==> run a: inputs <==
## axis_matmul2x2
module axis_matmul2x2(
    input                       clk             ,
    input                       rst             ,
    input                       s_axis_tvalid   ,
    input     [31 : 0]          s_axis_tdata    ,
    input                       s_axis_tlast    ,
    output                      s_axis_tready   ,
    output                      m_axis_tvalid   ,
    output    [31 : 0]          m_axis_tdata    ,
    output                      m_axis_tlast    ,
    input                       m_axis_tready   
);
    wire [3:0]  io_in_a_0;
    wire [3:0]  io_in_a_1;
    wire [3:0]  io_in_b_0;
    wire [3:0]  io_in_b_1;
    wire [15:0] io_out_c_0;
    wire [15:0] io_out_c_1;
    assign io_in_a_0 = s_axis_tdata[00+:4];
    assign io_in_a_1 = s_axis_tdata[08+:4];
    assign io_in_b_0 = s_axis_tdata[16+:4];
    assign io_in_b_1 = s_axis_tdata[24+:4];
    assign m_axis_tdata = {io_out_c_1,io_out_c_0};
    assign m_axis_tlast = m_axis_tvalid;
    top u_top(
        .clock        (clk              ),
        .reset        (rst              ),
        .io_in_valid  (s_axis_tvalid    ),
        .io_out_ready (s_axis_tready    ),
        .io_in_a_0    (io_in_a_0        ),
        .io_in_a_1    (io_in_a_1        ),
        .io_in_b_0    (io_in_b_0        ),
        .io_in_b_1    (io_in_b_1        ),
        .io_in_c_0    (16'b0            ),
        .io_in_c_1    (16'b0            ),
        .io_out_valid (m_axis_tvalid    ),
        .io_in_ready  (m_axis_tready    ),
        .io_out_c_0   (io_out_c_0       ),
        .io_out_c_1   (io_out_c_1       )
    );
endmodule
export LEC_CHECK = 0
export CAP_MARGIN = 20
export CELL_PAD_IN_SITES_DETAIL_PLACEMENT = 1
export CELL_PAD_IN_SITES_GLOBAL_PLACEMENT = 3
export CORE_MARGIN = 10
export CORE_UTILIZATION = 47
export GPL_ROUTABILITY_DRIVEN = 0
export MIN_ROUTING_LAYER = met2
export PLACE_DENSITY = 0.87
export SLEW_MARGIN = 20
export TNS_END_PERCENT = 85
create_clock -name core_clock -period 11.8 [get_ports {clk}]
run.sh (not shown) runs the stock make flow with config.mk's settings and CLKGATE_MAP_FILE=.
==> run b (differences from run a) <==
==> flow/config.mk (replaced) <==
export PLATFORM = sky130hd
export DESIGN_NAME = axis_matmul2x2
export DESIGN_NICKNAME = axis_matmul2x2
export VERILOG_FILES = /design/flow/design.v
export SDC_FILE = /design/flow/constraint.sdc
export NUM_CORES = 4
export LEC_CHECK = 0
export CAP_MARGIN = 10
export CORE_MARGIN = 10
export CORE_UTILIZATION = 40
export CTS_CLUSTER_SIZE = 55
export MAX_ROUTING_LAYER = met5
export MIN_ROUTING_LAYER = met2
export PLACE_DENSITY_LB_ADDON = 0.21
export SETUP_SLACK_MARGIN = -0.23
export SLEW_MARGIN = 20
==> flow/constraint.sdc (replaced) <==
create_clock -name core_clock -period 5.67 [get_ports {clk}]
set_input_delay 1.1340 -clock core_clock [delete_from_list [all_inputs] [get_ports {clk}]]
set_output_delay 1.1340 -clock core_clock [all_outputs]
set_load 0.01 [all_outputs]
==> run c (differences from run a) <==
==> flow/config.mk (replaced) <==
export PLATFORM = sky130hd
export DESIGN_NAME = axis_matmul2x2
export DESIGN_NICKNAME = axis_matmul2x2
export VERILOG_FILES = /design/flow/design.v
export SDC_FILE = /design/flow/constraint.sdc
export NUM_CORES = 4
export LEC_CHECK = 0
export CAP_MARGIN = 20
export CORE_MARGIN = 4
export CORE_UTILIZATION = 51
export GPL_ROUTABILITY_DRIVEN = 1
export HOLD_SLACK_MARGIN = -0.07
export MAX_ROUTING_LAYER = met5
export MIN_ROUTING_LAYER = met2
export PLACE_DENSITY_LB_ADDON = 0.24
export SLEW_MARGIN = 20
==> flow/constraint.sdc (replaced) <==
create_clock -name core_clock -period 4.19 [get_ports {clk}]
set_input_delay 0.8380 -clock core_clock [delete_from_list [all_inputs] [get_ports {clk}]]
set_output_delay 0.8380 -clock core_clock [all_outputs]
set_load 0.01 [all_outputs]
==> run d (differences from run a) <==
==> flow/config.mk (replaced) <==
export PLATFORM = sky130hd
export DESIGN_NAME = axis_matmul2x2
export DESIGN_NICKNAME = axis_matmul2x2
export VERILOG_FILES = /design/flow/design.v
export SDC_FILE = /design/flow/constraint.sdc
export NUM_CORES = 4
export LEC_CHECK = 0
export CAP_MARGIN = 20
export CORE_MARGIN = 2
export CORE_UTILIZATION = 70
export CTS_CLUSTER_SIZE = 40
export PLACE_DENSITY_LB_ADDON = 0.0
export SETUP_SLACK_MARGIN = 1.16
export SLEW_MARGIN = 20
==> flow/constraint.sdc (replaced) <==
create_clock -name core_clock -period 4.11 [get_ports {clk}]
set_input_delay 0.8220 -clock core_clock [delete_from_list [all_inputs] [get_ports {clk}]]
set_output_delay 0.8220 -clock core_clock [all_outputs]
set_load 0.01 [all_outputs]
==> results <==
Worst hold start: run a u_top.inBuffer_h.delay_count_1; run d u_top.controller.isIdle; run c u_top.inBuffer_h.delay_count_1; run b u_top.inBuffer_h.delay_count_1
Initial core utilization: run a 47.4%; run d 71.5%; run c 51.8%; run b 40.5%
Seq/total area: run a 35.9%; run d 35.3%; run c 35.3%; run b 35.2%
Worst clock skew: run a 0.0122 ns; run d 0.0143 ns; run c 0.0315 ns; run b 0.0166 ns
Length of routed wiring on met1: run a 0 um; run d 12,000 um; run c 0 um; run b 0 um
Final setup slack of the worst path: run a 4.57 ns; run d -2.40 ns; run c -2.18 ns; run b -0.722 ns
Status: run a finished clean; run d failed layout checks; run c failed layout checks; run b failed layout checks
Violated checks: run a -; run d setup timing; run c setup timing; run b setup timing
Sw Ratio: run a 28.8%; run d 29.9%; run c 29.0%; run b 28.8%
Switching power: run a 0.000818 W; run d 0.00226 W; run c 0.00217 W; run b 0.00163 W
Worst Reg2Reg Path Length in Cells: run a 21; run d 21; run c 20; run b 21
Level count of the clock H-tree: run a 2; run d 1; run c 1; run b 1
Met2 Use GR: run a 30.4%; run d 49.5%; run c 30.4%; run b 21.4%
Nonclk buf count: run a 67; run d 103; run c 97; run b 76
Detailed router's first-iteration violation count: run a 1,026; run d 477; run c 1,420; run b 1,177
WP data required: run a 12.16 ns; run d 4.52 ns; run c 4.61 ns; run b 6.08 ns
Clock power frac: run a 39.3%; run d 32.9%; run c 34.8%; run b 36.8%
Fraction of the core area covered by cells at the end of the flow: run a 54.6%; run d 84.2%; run c 60.7%; run b 47.7%
Combinational fraction of design power: run a 19.4%; run d 22.6%; run c 21.1%; run b 20.4%
Worst-case setup slack after placement: run a 4.64 ns; run d -2.32 ns; run c -2.19 ns; run b -0.738 ns
Via-to-Cell Ratio: run a 6.86; run d 5.52; run c 7.02; run b 6.55
Power figures rest on the tool's default switching activity, not on a simulated workload.
